==> flow/design.v <==
module URP_PCIE_CRC32_GEN
#(
    parameter   DATA_WIDTH              = 224,
    parameter   CRC_WIDTH               = 32
)
(
    input   wire    [DATA_WIDTH-1:0]    data_i,
    output  logic   [CRC_WIDTH-1:0]     checksum_o
);
    logic           [DATA_WIDTH-1:0]    dividend;
    logic           [CRC_WIDTH-1:0]     crc_temp;
    always_comb begin
        dividend                            = data_i;
        crc_temp                            = 32'h00000000;
        for (int unsigned i = 0; i < DATA_WIDTH; i = i + 1) begin
            if (crc_temp[CRC_WIDTH-1] != dividend[DATA_WIDTH-1]) begin
                crc_temp                        = (crc_temp << 1) ^ 32'h814141AB;
            end 
            else begin
                crc_temp                        = crc_temp << 1;
            end
            dividend                            = dividend << 1;
        end
    end
    assign  checksum_o                  = crc_temp;   
endmodule
module URP_PCIE_RX_DATA_LINK_LAYER (
    input   logic                   clk,
    input   logic                   rst_n,
    input   logic   [267:0]         tlp_data_i,  
    input   logic                   tlp_data_valid_i,  
    output  logic                   tlp_data_ready_o,  
    output  logic   [31:0]          dllp_o,  
    output  logic                   dllp_valid_o,  
    input   logic                   dllp_read_i,  
    output  logic   [223:0]         tlp_data_o,  
    output  logic                   tlp_data_valid_o,  
    input   logic                   tlp_data_ready_i  
);
    logic [31:0]                lcrc_computed;       
    logic [31:0]                lcrc_received;       
    logic                       lcrc_valid;          
    logic [11:0]                sequence_number;     
    logic [11:0]                sequence_expected;   
    logic                       nak_scheduled_flag; 
    logic                       ack_scheduled_flag;
    logic [31:0]                dllp_data_gen;       
    logic lcrc_valid_o;
    logic [267:0] tlp_data_with_crc;
    logic [235:0] tlp_data_no_crc;
    logic [223:0] tlp_data_reg;
    logic valid;
    URP_PCIE_CRC32_GEN #(
        .DATA_WIDTH(236),   
        .CRC_WIDTH(32)      
    ) lcrc_gen (
        .data_i(tlp_data_i[267:32]),  
        .checksum_o(lcrc_computed)                     
    );
    always_comb begin
        lcrc_valid = 1'b1;
        lcrc_received = tlp_data_i[31:0];   
        if (lcrc_computed == lcrc_received) begin
            lcrc_valid = 1'b1;  
        end else begin
            lcrc_valid = 1'b0;
        end
    end
    always_ff @(posedge clk or negedge rst_n) begin
        if (!rst_n) begin
            sequence_expected <= 12'b0;   
            ack_scheduled_flag <= 1'b0;  
            nak_scheduled_flag <= 1'b0;  
            tlp_data_reg <= 223'b0;
            valid <= 1'b0;
            sequence_number <= 12'b0;
        end else if ( tlp_data_valid_i == lcrc_valid ) begin
            sequence_number = tlp_data_i[267:256];  
            if (sequence_number > sequence_expected) begin
                nak_scheduled_flag <= 1'b1;   
                ack_scheduled_flag <= 1'b0;   
                valid <= 1'b0;
            end else if (sequence_number < sequence_expected) begin
                nak_scheduled_flag <= 1'b0;   
                ack_scheduled_flag <= 1'b1;   
                valid <= 1'b1;
            end else if(sequence_number == sequence_expected) begin  
                tlp_data_reg <= tlp_data_i[255:32];
                valid <= 1'b1;
                sequence_expected <= sequence_expected + 1;  
            end
        end
    end
    always_ff @(posedge clk or negedge rst_n) begin
        if (!rst_n) begin
            dllp_data_gen <= 32'd0;
            dllp_valid_o <= 1'b0;
        end else if (tlp_data_valid_i && lcrc_valid) begin
            if (ack_scheduled_flag) begin  
                dllp_data_gen <= {20'b0,sequence_expected-1};  
                dllp_valid_o <= 1'b1;  
            end else if (nak_scheduled_flag) begin  
                dllp_data_gen <= {3'b0, 1'b1, 16'b0, sequence_expected};  
                dllp_valid_o <= 1'b1;  
            end else begin  
                dllp_valid_o <= 1'b0;  
            end
        end
    end
    assign tlp_data_o = tlp_data_reg;   
    assign tlp_data_valid_o = tlp_data_valid_i && lcrc_valid && valid;  
    assign tlp_data_ready_o = tlp_data_ready_i;  
    assign dllp_o = dllp_data_gen;
endmodule
clock: 33.7 ns
lec_check: 0
abc_area: 1
cap_margin: 20
core_margin: 2
core_utilization: 69
cts_cluster_diameter: 235
cts_cluster_size: 99
slew_margin: 20
tns_end_percent: 25
run.sh (not shown) runs the stock make flow with config.mk's settings and CLKGATE_MAP_FILE=.
The baseline failed in 3_5_place_dp with DPL-0033.
==> next run, changes <==
CORE_UTILIZATION = 58   (was 69)
CTS_CLUSTER_DIAMETER = not set   (was 235)
CTS_CLUSTER_SIZE = 76   (was 99)
SETUP_SLACK_MARGIN = 0.34   (was not set)
TNS_END_PERCENT = not set   (was 25)
clock period = 25.1 ns   (was 33.7 ns; I/O delays follow)
=> The new run ended with an error in 5_1_grt with GRT-0232; die area came out higher by 19%; synthesized cell count stays the same; synthesized area does not change.
==> next run, changes <==
ABC_AREA = not set   (was 1)
CORE_UTILIZATION = 46   (was 58)
CTS_CLUSTER_SIZE = not set   (was 76)
SETUP_SLACK_MARGIN = 4.25   (was 0.34)
clock period = 15.9 ns   (was 25.1 ns; I/O delays follow)
Result:
- This time the run finished with setup timing left
- die area rises by about 27%
- synthesized area climbs by about 0.7%
- synthesized cell count drops by about 32%
